==> inputs of trial 40 <==
## chip_to_symbol
module chip_to_symbol 
(
input logic         i_clk,
input logic         i_rst_n,
input logic         i_stream,
input logic         i_stream_valid,
output logic [3:0]  o_symbol,
output logic        o_symbol_valid       
);
Settings: LEC_CHECK=0, ABC_AREA=1, CAP_MARGIN=20, CELL_PAD_IN_SITES_DETAIL_PLACEMENT=1, CORE_ASPECT_RATIO=1.57, CORE_MARGIN=9, CORE_UTILIZATION=27, CTS_CLUSTER_DIAMETER=288, CTS_CLUSTER_SIZE=58, GPL_TIMING_DRIVEN=0, HOLD_SLACK_MARGIN=-0.08, MAX_ROUTING_LAYER=met4, MIN_ROUTING_LAYER=met2, PLACE_DENSITY_LB_ADDON=0.14, SLEW_MARGIN=20, TNS_END_PERCENT=70; clock period 8.15 ns.
run.sh (not shown) runs the stock make flow with config.mk's settings and CLKGATE_MAP_FILE=.
==> trial 98 (differences from trial 40) <==
CELL_PAD_IN_SITES_DETAIL_PLACEMENT = default   (was 1)
CORE_ASPECT_RATIO = default   (was 1.57)
CORE_MARGIN = 2   (was 9)
CORE_UTILIZATION = 57   (was 27)
CTS_CLUSTER_DIAMETER = default   (was 288)
CTS_CLUSTER_SIZE = default   (was 58)
GPL_TIMING_DRIVEN = default   (was 0)
HOLD_SLACK_MARGIN = default   (was -0.08)
MAX_ROUTING_LAYER = default   (was met4)
MIN_ROUTING_LAYER = default   (was met2)
PLACE_DENSITY_LB_ADDON = default   (was 0.14)
SETUP_SLACK_MARGIN = 0.52   (was default)
TNS_END_PERCENT = default   (was 70)
==> flow/constraint.sdc (replaced) <==
create_clock -name core_clock -period 5.1 [get_ports {i_clk}]
set_input_delay 1.0200 -clock core_clock [delete_from_list [all_inputs] [get_ports {i_clk}]]
set_output_delay 1.0200 -clock core_clock [all_outputs]
set_load 0.01 [all_outputs]
==> build 19 (differences from trial 40) <==
CELL_PAD_IN_SITES_DETAIL_PLACEMENT = default   (was 1)
CORE_ASPECT_RATIO = default   (was 1.57)
CORE_MARGIN = 2   (was 9)
CORE_UTILIZATION = 40   (was 27)
CTS_CLUSTER_DIAMETER = default   (was 288)
CTS_CLUSTER_SIZE = 49   (was 58)
HOLD_SLACK_MARGIN = 0.12   (was -0.08)
MAX_ROUTING_LAYER = default   (was met4)
MIN_ROUTING_LAYER = default   (was met2)
PLACE_DENSITY_LB_ADDON = default   (was 0.14)
SLEW_MARGIN = 15   (was 20)
TNS_END_PERCENT = default   (was 70)
==> flow/constraint.sdc (replaced) <==
create_clock -name core_clock -period 10.0 [get_ports {i_clk}]
set_input_delay 2.0000 -clock core_clock [delete_from_list [all_inputs] [get_ports {i_clk}]]
set_output_delay 2.0000 -clock core_clock [all_outputs]
set_load 0.01 [all_outputs]
==> build 88 (differences from trial 40) <==
ABC_AREA = default   (was 1)
CELL_PAD_IN_SITES_DETAIL_PLACEMENT = default   (was 1)
CORE_ASPECT_RATIO = default   (was 1.57)
CORE_MARGIN = 2   (was 9)
CORE_UTILIZATION = 72   (was 27)
CTS_CLUSTER_DIAMETER = default   (was 288)
CTS_CLUSTER_SIZE = 17   (was 58)
GPL_TIMING_DRIVEN = default   (was 0)
HOLD_SLACK_MARGIN = default   (was -0.08)
MAX_ROUTING_LAYER = default   (was met4)
MIN_ROUTING_LAYER = default   (was met2)
PLACE_DENSITY_LB_ADDON = default   (was 0.14)
SETUP_SLACK_MARGIN = 0.93   (was default)
TNS_END_PERCENT = default   (was 70)
==> flow/constraint.sdc (replaced) <==
create_clock -name core_clock -period 3.12 [get_ports {i_clk}]
set_input_delay 0.6240 -clock core_clock [delete_from_list [all_inputs] [get_ports {i_clk}]]
set_output_delay 0.6240 -clock core_clock [all_outputs]
set_load 0.01 [all_outputs]
==> flow_summary_export.csv <==
group,metric,value,unit
global_route,grt_use_met1,39.8,%
outcome,status,"no timing/DRC/antenna violations",
clock_network,hold_buffers,0,
That was build 19.
==> flow_summary_export.csv <==
group,metric,value,unit
yosys,avgSynthCellArea,8.26,sq um
outcome,error_line,"[ERROR DPL-0038] Utilization greater than 100%, impossible to legalize",
yosys,ys_area,23800,sq um
outcome,status,"stopped before the end",
die,initial_core_util,73.3,%
outcome,stop_stage,"4_1_cts",
die,num_io_pins,9,
That was build 88.
==> flow_summary_export.csv <==
group,metric,value,unit
outcome,status,"no timing/DRC/antenna violations",
clock_network,hold_buffers,0,
global_route,grt_use_met1,0,%
That was trial 40.
==> flow_summary_export.csv <==
group,metric,value,unit
yosys,ys_sh_xor,0.619,%
outcome,status,"no timing/DRC/antenna violations",
clock_network,hold_buffers,0,
global_route,grt_use_met1,59.7,%
setup_path,path_max_fanout,3,
sta,tns,0,ns
That was trial 98.

* * *

==> 09-03: inputs <==
==> flow/design.v <==
module chip_to_symbol 
(
input logic         i_clk,
input logic         i_rst_n,
input logic         i_stream,
input logic         i_stream_valid,
output logic [3:0]  o_symbol,
output logic        o_symbol_valid       
);
logic [4:0] r_bit_counter;
logic [31:0] r_received_chip;
logic [5:0] s_ones_counter[15:0];
logic	[31:0]	chip_values [15:0];  
initial 
begin
	chip_values[0] 		=  32'b11011001110000110101001000101110;
	chip_values[8] 		=  32'b11101101100111000011010100100010;
	chip_values[4] 		=  32'b00101110110110011100001101010010;
	chip_values[12] 	=  32'b00100010111011011001110000110101;
	chip_values[2] 		=  32'b01010010001011101101100111000011;
	chip_values[10] 	=  32'b00110101001000101110110110011100;
	chip_values[6] 		=  32'b11000011010100100010111011011001;
	chip_values[14] 	=  32'b10011100001101010010001011101101;
	chip_values[1] 		=  32'b10001100100101100000011101111011;
	chip_values[9] 		=  32'b10111000110010010110000001110111;
	chip_values[5] 		=  32'b01111011100011001001011000000111;
	chip_values[13] 	=  32'b01110111101110001100100101100000;
	chip_values[3]		=  32'b00000111011110111000110010010110;
	chip_values[11]		=  32'b01100000011101111011100011001001;
	chip_values[7] 		=  32'b10010110000001110111101110001100;
	chip_values[15] 	=  32'b11001001011000000111011110111000;
end
always_ff@(posedge i_clk , negedge i_rst_n)
begin
    if(!i_rst_n)
    begin
        r_bit_counter <= 'd0;
    end
    else if(r_bit_counter=='d31) 
    begin
        r_bit_counter <= 'd0;
    end
    else if(i_stream_valid)
    begin
        r_bit_counter <= r_bit_counter + 'd1;
    end
end
always_ff@(posedge i_clk , negedge i_rst_n)
begin
    if(!i_rst_n)
    begin
        r_received_chip <= 'd0;
		for(int i = 0 ; i<16 ; i++)
        begin
			s_ones_counter[i] <= 'd0;
		end
    end
	else if (r_bit_counter==31)
	begin
		for(int i = 0 ; i<16 ; i++)
        begin
			s_ones_counter[i] <= 'd0;
		end
	end
    else if(i_stream_valid)
    begin
        r_received_chip[r_bit_counter]<= i_stream;
        for(int i = 0 ; i<16 ; i++)
        begin
            s_ones_counter[i] <= s_ones_counter[i] + (i_stream ~^ chip_values[i][r_bit_counter]);
        end
    end    
end
	always@(*)
		begin
			if((s_ones_counter[0]>=s_ones_counter[1]) && (s_ones_counter[0]>=s_ones_counter[2]) && (s_ones_counter[0]>=s_ones_counter[3]) && (s_ones_counter[0]>=s_ones_counter[4]) && (s_ones_counter[0]>=s_ones_counter[5]) && (s_ones_counter[0]>=s_ones_counter[6]) && (s_ones_counter[0]>=s_ones_counter[7]) && (s_ones_counter[0]>=s_ones_counter[8]) && (s_ones_counter[0]>=s_ones_counter[9]) && (s_ones_counter[0]>=s_ones_counter[10]) && (s_ones_counter[0]>=s_ones_counter[11]) && (s_ones_counter[0]>=s_ones_counter[12]) && (s_ones_counter[0]>=s_ones_counter[13]) && (s_ones_counter[0]>=s_ones_counter[14]) && (s_ones_counter[0]>=s_ones_counter[15]) ) 
			begin
				o_symbol = 'd0;
			end
			else if((s_ones_counter[1]>=s_ones_counter[0]) && (s_ones_counter[1]>=s_ones_counter[2]) && (s_ones_counter[1]>=s_ones_counter[3]) && (s_ones_counter[1]>=s_ones_counter[4]) && (s_ones_counter[1]>=s_ones_counter[5]) && (s_ones_counter[1]>=s_ones_counter[6]) && (s_ones_counter[1]>=s_ones_counter[7]) && (s_ones_counter[1]>=s_ones_counter[8]) && (s_ones_counter[1]>=s_ones_counter[9]) && (s_ones_counter[1]>=s_ones_counter[10]) && (s_ones_counter[1]>=s_ones_counter[11]) && (s_ones_counter[1]>=s_ones_counter[12]) && (s_ones_counter[1]>=s_ones_counter[13]) && (s_ones_counter[1]>=s_ones_counter[14]) && (s_ones_counter[1]>=s_ones_counter[15]) ) 
			begin
				o_symbol = 'd1;
			end
			else if((s_ones_counter[2]>=s_ones_counter[0]) && (s_ones_counter[2]>=s_ones_counter[1]) && (s_ones_counter[2]>=s_ones_counter[3]) && (s_ones_counter[2]>=s_ones_counter[4]) && (s_ones_counter[2]>=s_ones_counter[5]) && (s_ones_counter[2]>=s_ones_counter[6]) && (s_ones_counter[2]>=s_ones_counter[7]) && (s_ones_counter[2]>=s_ones_counter[8]) && (s_ones_counter[2]>=s_ones_counter[9]) && (s_ones_counter[2]>=s_ones_counter[10]) && (s_ones_counter[2]>=s_ones_counter[11]) && (s_ones_counter[2]>=s_ones_counter[12]) && (s_ones_counter[2]>=s_ones_counter[13]) && (s_ones_counter[2]>=s_ones_counter[14]) && (s_ones_counter[2]>=s_ones_counter[15]) ) 
			begin
				o_symbol = 'd2;
			end
			else if((s_ones_counter[3]>=s_ones_counter[0]) && (s_ones_counter[3]>=s_ones_counter[1]) && (s_ones_counter[3]>=s_ones_counter[2]) && (s_ones_counter[3]>=s_ones_counter[4]) && (s_ones_counter[3]>=s_ones_counter[5]) && (s_ones_counter[3]>=s_ones_counter[6]) && (s_ones_counter[3]>=s_ones_counter[7]) && (s_ones_counter[3]>=s_ones_counter[8]) && (s_ones_counter[3]>=s_ones_counter[9]) && (s_ones_counter[3]>=s_ones_counter[10]) && (s_ones_counter[3]>=s_ones_counter[11]) && (s_ones_counter[3]>=s_ones_counter[12]) && (s_ones_counter[3]>=s_ones_counter[13]) && (s_ones_counter[3]>=s_ones_counter[14]) && (s_ones_counter[3]>=s_ones_counter[15]) ) 
			begin
				o_symbol = 'd3;
			end
			else if((s_ones_counter[4]>=s_ones_counter[0]) && (s_ones_counter[4]>=s_ones_counter[1]) && (s_ones_counter[4]>=s_ones_counter[2]) && (s_ones_counter[4]>=s_ones_counter[3]) && (s_ones_counter[4]>=s_ones_counter[5]) && (s_ones_counter[4]>=s_ones_counter[6]) && (s_ones_counter[4]>=s_ones_counter[7]) && (s_ones_counter[4]>=s_ones_counter[8]) && (s_ones_counter[4]>=s_ones_counter[9]) && (s_ones_counter[4]>=s_ones_counter[10]) && (s_ones_counter[4]>=s_ones_counter[11]) && (s_ones_counter[4]>=s_ones_counter[12]) && (s_ones_counter[4]>=s_ones_counter[13]) && (s_ones_counter[4]>=s_ones_counter[14]) && (s_ones_counter[4]>=s_ones_counter[15]) ) 
			begin
				o_symbol = 'd4;
			end
			else if((s_ones_counter[5]>=s_ones_counter[0]) && (s_ones_counter[5]>=s_ones_counter[1]) && (s_ones_counter[5]>=s_ones_counter[2]) && (s_ones_counter[5]>=s_ones_counter[3]) && (s_ones_counter[5]>=s_ones_counter[4]) && (s_ones_counter[5]>=s_ones_counter[6]) && (s_ones_counter[5]>=s_ones_counter[7]) && (s_ones_counter[5]>=s_ones_counter[8]) && (s_ones_counter[5]>=s_ones_counter[9]) && (s_ones_counter[5]>=s_ones_counter[10]) && (s_ones_counter[5]>=s_ones_counter[11]) && (s_ones_counter[5]>=s_ones_counter[12]) && (s_ones_counter[5]>=s_ones_counter[13]) && (s_ones_counter[5]>=s_ones_counter[14]) && (s_ones_counter[5]>=s_ones_counter[15]) ) 
			begin
				o_symbol = 'd5;
			end
			else if((s_ones_counter[6]>=s_ones_counter[0]) && (s_ones_counter[6]>=s_ones_counter[1]) && (s_ones_counter[6]>=s_ones_counter[2]) && (s_ones_counter[6]>=s_ones_counter[3]) && (s_ones_counter[6]>=s_ones_counter[4]) && (s_ones_counter[6]>=s_ones_counter[5]) && (s_ones_counter[6]>=s_ones_counter[7]) && (s_ones_counter[6]>=s_ones_counter[8]) && (s_ones_counter[6]>=s_ones_counter[9]) && (s_ones_counter[6]>=s_ones_counter[10]) && (s_ones_counter[6]>=s_ones_counter[11]) && (s_ones_counter[6]>=s_ones_counter[12]) && (s_ones_counter[6]>=s_ones_counter[13]) && (s_ones_counter[6]>=s_ones_counter[14]) && (s_ones_counter[6]>=s_ones_counter[15]) ) 
			begin
				o_symbol = 'd6;
			end
			else if((s_ones_counter[7]>=s_ones_counter[0]) && (s_ones_counter[7]>=s_ones_counter[1]) && (s_ones_counter[7]>=s_ones_counter[2]) && (s_ones_counter[7]>=s_ones_counter[3]) && (s_ones_counter[7]>=s_ones_counter[4]) && (s_ones_counter[7]>=s_ones_counter[5]) && (s_ones_counter[7]>=s_ones_counter[6]) && (s_ones_counter[7]>=s_ones_counter[8]) && (s_ones_counter[7]>=s_ones_counter[9]) && (s_ones_counter[7]>=s_ones_counter[10]) && (s_ones_counter[7]>=s_ones_counter[11]) && (s_ones_counter[7]>=s_ones_counter[12]) && (s_ones_counter[7]>=s_ones_counter[13]) && (s_ones_counter[7]>=s_ones_counter[14]) && (s_ones_counter[7]>=s_ones_counter[15]) ) 
			begin
				o_symbol = 'd7;
			end
			else if((s_ones_counter[8]>=s_ones_counter[0]) && (s_ones_counter[8]>=s_ones_counter[1]) && (s_ones_counter[8]>=s_ones_counter[2]) && (s_ones_counter[8]>=s_ones_counter[3]) && (s_ones_counter[8]>=s_ones_counter[4]) && (s_ones_counter[8]>=s_ones_counter[5]) && (s_ones_counter[8]>=s_ones_counter[6]) && (s_ones_counter[8]>=s_ones_counter[7]) && (s_ones_counter[8]>=s_ones_counter[9]) && (s_ones_counter[8]>=s_ones_counter[10]) && (s_ones_counter[8]>=s_ones_counter[11]) && (s_ones_counter[8]>=s_ones_counter[12]) && (s_ones_counter[8]>=s_ones_counter[13]) && (s_ones_counter[8]>=s_ones_counter[14]) && (s_ones_counter[8]>=s_ones_counter[15]) ) 
			begin
				o_symbol = 'd8;
			end
			else if((s_ones_counter[9]>=s_ones_counter[0]) && (s_ones_counter[9]>=s_ones_counter[1]) && (s_ones_counter[9]>=s_ones_counter[2]) && (s_ones_counter[9]>=s_ones_counter[3]) && (s_ones_counter[9]>=s_ones_counter[4]) && (s_ones_counter[9]>=s_ones_counter[5]) && (s_ones_counter[9]>=s_ones_counter[6]) && (s_ones_counter[9]>=s_ones_counter[7]) && (s_ones_counter[9]>=s_ones_counter[8]) && (s_ones_counter[9]>=s_ones_counter[10]) && (s_ones_counter[9]>=s_ones_counter[11]) && (s_ones_counter[9]>=s_ones_counter[12]) && (s_ones_counter[9]>=s_ones_counter[13]) && (s_ones_counter[9]>=s_ones_counter[14]) && (s_ones_counter[9]>=s_ones_counter[15]) ) 
			begin
				o_symbol = 'd9;
			end
			else if((s_ones_counter[10]>=s_ones_counter[0]) && (s_ones_counter[10]>=s_ones_counter[1]) && (s_ones_counter[10]>=s_ones_counter[2]) && (s_ones_counter[10]>=s_ones_counter[3]) && (s_ones_counter[10]>=s_ones_counter[4]) && (s_ones_counter[10]>=s_ones_counter[5]) && (s_ones_counter[10]>=s_ones_counter[6]) && (s_ones_counter[10]>=s_ones_counter[7]) && (s_ones_counter[10]>=s_ones_counter[8]) && (s_ones_counter[10]>=s_ones_counter[9]) && (s_ones_counter[10]>=s_ones_counter[11]) && (s_ones_counter[10]>=s_ones_counter[12]) && (s_ones_counter[10]>=s_ones_counter[13]) && (s_ones_counter[10]>=s_ones_counter[14]) && (s_ones_counter[10]>=s_ones_counter[15]) ) 
			begin
				o_symbol = 'd10;
			end
			else if((s_ones_counter[11]>=s_ones_counter[0]) && (s_ones_counter[11]>=s_ones_counter[1]) && (s_ones_counter[11]>=s_ones_counter[2]) && (s_ones_counter[11]>=s_ones_counter[3]) && (s_ones_counter[11]>=s_ones_counter[4]) && (s_ones_counter[11]>=s_ones_counter[5]) && (s_ones_counter[11]>=s_ones_counter[6]) && (s_ones_counter[11]>=s_ones_counter[7]) && (s_ones_counter[11]>=s_ones_counter[8]) && (s_ones_counter[11]>=s_ones_counter[9]) && (s_ones_counter[11]>=s_ones_counter[10]) && (s_ones_counter[11]>=s_ones_counter[12]) && (s_ones_counter[11]>=s_ones_counter[13]) && (s_ones_counter[11]>=s_ones_counter[14]) && (s_ones_counter[11]>=s_ones_counter[15]) ) 
			begin
				o_symbol = 'd11;
			end
			else if((s_ones_counter[12]>=s_ones_counter[0]) && (s_ones_counter[12]>=s_ones_counter[1]) && (s_ones_counter[12]>=s_ones_counter[2]) && (s_ones_counter[12]>=s_ones_counter[3]) && (s_ones_counter[12]>=s_ones_counter[4]) && (s_ones_counter[12]>=s_ones_counter[5]) && (s_ones_counter[12]>=s_ones_counter[6]) && (s_ones_counter[12]>=s_ones_counter[7]) && (s_ones_counter[12]>=s_ones_counter[8]) && (s_ones_counter[12]>=s_ones_counter[9]) && (s_ones_counter[12]>=s_ones_counter[10]) && (s_ones_counter[12]>=s_ones_counter[11]) && (s_ones_counter[12]>=s_ones_counter[13]) && (s_ones_counter[12]>=s_ones_counter[14]) && (s_ones_counter[12]>=s_ones_counter[15]) ) 
			begin
				o_symbol = 'd12;
			end
			else if((s_ones_counter[13]>=s_ones_counter[0]) && (s_ones_counter[13]>=s_ones_counter[1]) && (s_ones_counter[13]>=s_ones_counter[2]) && (s_ones_counter[13]>=s_ones_counter[3]) && (s_ones_counter[13]>=s_ones_counter[4]) && (s_ones_counter[13]>=s_ones_counter[5]) && (s_ones_counter[13]>=s_ones_counter[6]) && (s_ones_counter[13]>=s_ones_counter[7]) && (s_ones_counter[13]>=s_ones_counter[8]) && (s_ones_counter[13]>=s_ones_counter[9]) && (s_ones_counter[13]>=s_ones_counter[10]) && (s_ones_counter[13]>=s_ones_counter[11]) && (s_ones_counter[13]>=s_ones_counter[12]) && (s_ones_counter[13]>=s_ones_counter[15]) && (s_ones_counter[13]>=s_ones_counter[14]) ) 
			begin
				o_symbol = 'd13;
			end
			else if((s_ones_counter[14]>=s_ones_counter[0]) && (s_ones_counter[14]>=s_ones_counter[1]) && (s_ones_counter[14]>=s_ones_counter[2]) && (s_ones_counter[14]>=s_ones_counter[3]) && (s_ones_counter[14]>=s_ones_counter[4]) && (s_ones_counter[14]>=s_ones_counter[5]) && (s_ones_counter[14]>=s_ones_counter[6]) && (s_ones_counter[14]>=s_ones_counter[7]) && (s_ones_counter[14]>=s_ones_counter[8]) && (s_ones_counter[14]>=s_ones_counter[9]) && (s_ones_counter[14]>=s_ones_counter[10]) && (s_ones_counter[14]>=s_ones_counter[11]) && (s_ones_counter[14]>=s_ones_counter[12]) && (s_ones_counter[14]>=s_ones_counter[13]) && (s_ones_counter[14]>=s_ones_counter[15]) ) 
			begin
				o_symbol = 'd14;
			end
			else
				begin
				o_symbol = 'd15;
				end
			end
assign o_symbol_valid = (r_bit_counter==31);  
endmodule
==> flow/run.sh <==
#!/bin/bash
# the make line also repeats each setting of config.mk as NAME=value (left out here)
make -C /OpenROAD-flow-scripts/flow DESIGN_CONFIG=/design/flow/config.mk WORK_HOME=/design/flow/orfs CLKGATE_MAP_FILE= finish
==> flow/config.mk <==
export PLATFORM = sky130hd
export DESIGN_NAME = chip_to_symbol
export DESIGN_NICKNAME = chip_to_symbol
export VERILOG_FILES = /design/flow/design.v
export SDC_FILE = /design/flow/constraint.sdc
export NUM_CORES = 4
export LEC_CHECK = 0
export ABC_AREA = 1
export CAP_MARGIN = 15
export CORE_MARGIN = 2
export CORE_UTILIZATION = 72
export CTS_CLUSTER_DIAMETER = 353
export CTS_CLUSTER_SIZE = 72
export HOLD_SLACK_MARGIN = -0.09
export SLEW_MARGIN = 20
export TNS_END_PERCENT = 5
==> flow/constraint.sdc <==
create_clock -name core_clock -period 4.05 [get_ports {i_clk}]
set_input_delay 0.8100 -clock core_clock [delete_from_list [all_inputs] [get_ports {i_clk}]]
set_output_delay 0.8100 -clock core_clock [all_outputs]
set_load 0.01 [all_outputs]
==> inputs of 07-18, as changes to 09-03 <==
- CAP_MARGIN: 15 -> 20
- CORE_UTILIZATION: 72 -> 66
- CTS_CLUSTER_DIAMETER: 353 -> unset
- CTS_CLUSTER_SIZE: 72 -> unset
- HOLD_SLACK_MARGIN: -0.09 -> unset
- SETUP_SLACK_MARGIN: unset -> 1.52
==> flow/constraint.sdc (replaced) <==
create_clock -name core_clock -period 5.1 [get_ports {i_clk}]
set_input_delay 1.0200 -clock core_clock [delete_from_list [all_inputs] [get_ports {i_clk}]]
set_output_delay 1.0200 -clock core_clock [all_outputs]
set_load 0.01 [all_outputs]
==> results <==
- 09-03 reached the layout checks and failed them: setup timing. 07-18 finished with timing, DRC and antenna clean.
- Of 09-03 and 07-18, 07-18 has the higher via count (gap 2.7%, measured against 07-18).
- Sequential share of layout area: 09-03 is higher than 07-18 (0.17 points).
- Between 09-03 and 07-18, the lower critical path depth is in 07-18 (gap 4).
- Of 07-18 and 09-03, 07-18 has the higher first-iteration DRC count (gap 0.58%, measured against 09-03).
==> figures <==
Result of the run: 09-03 failed layout checks; 07-18 complete, no violations
Violated checks: 09-03 setup timing; 07-18 -
Slowest-stage cell, CP: 09-03 a31oi_2; 07-18 a21boi_0
Standard cell area after detailed placement: 09-03 0.02564 mm²; 07-18 0.02429 mm²
Type of the most critical hold path: 09-03 in -> async; 07-18 reg -> reg
Pre-CTS worst setup slack: 09-03 -0.5221 ns; 07-18 0.08601 ns
Filler Cell Count: 09-03 1690; 07-18 1952
DIE AREA: 09-03 0.03286 mm²; 07-18 0.03577 mm²
Cell Rows: 09-03 64; 07-18 67
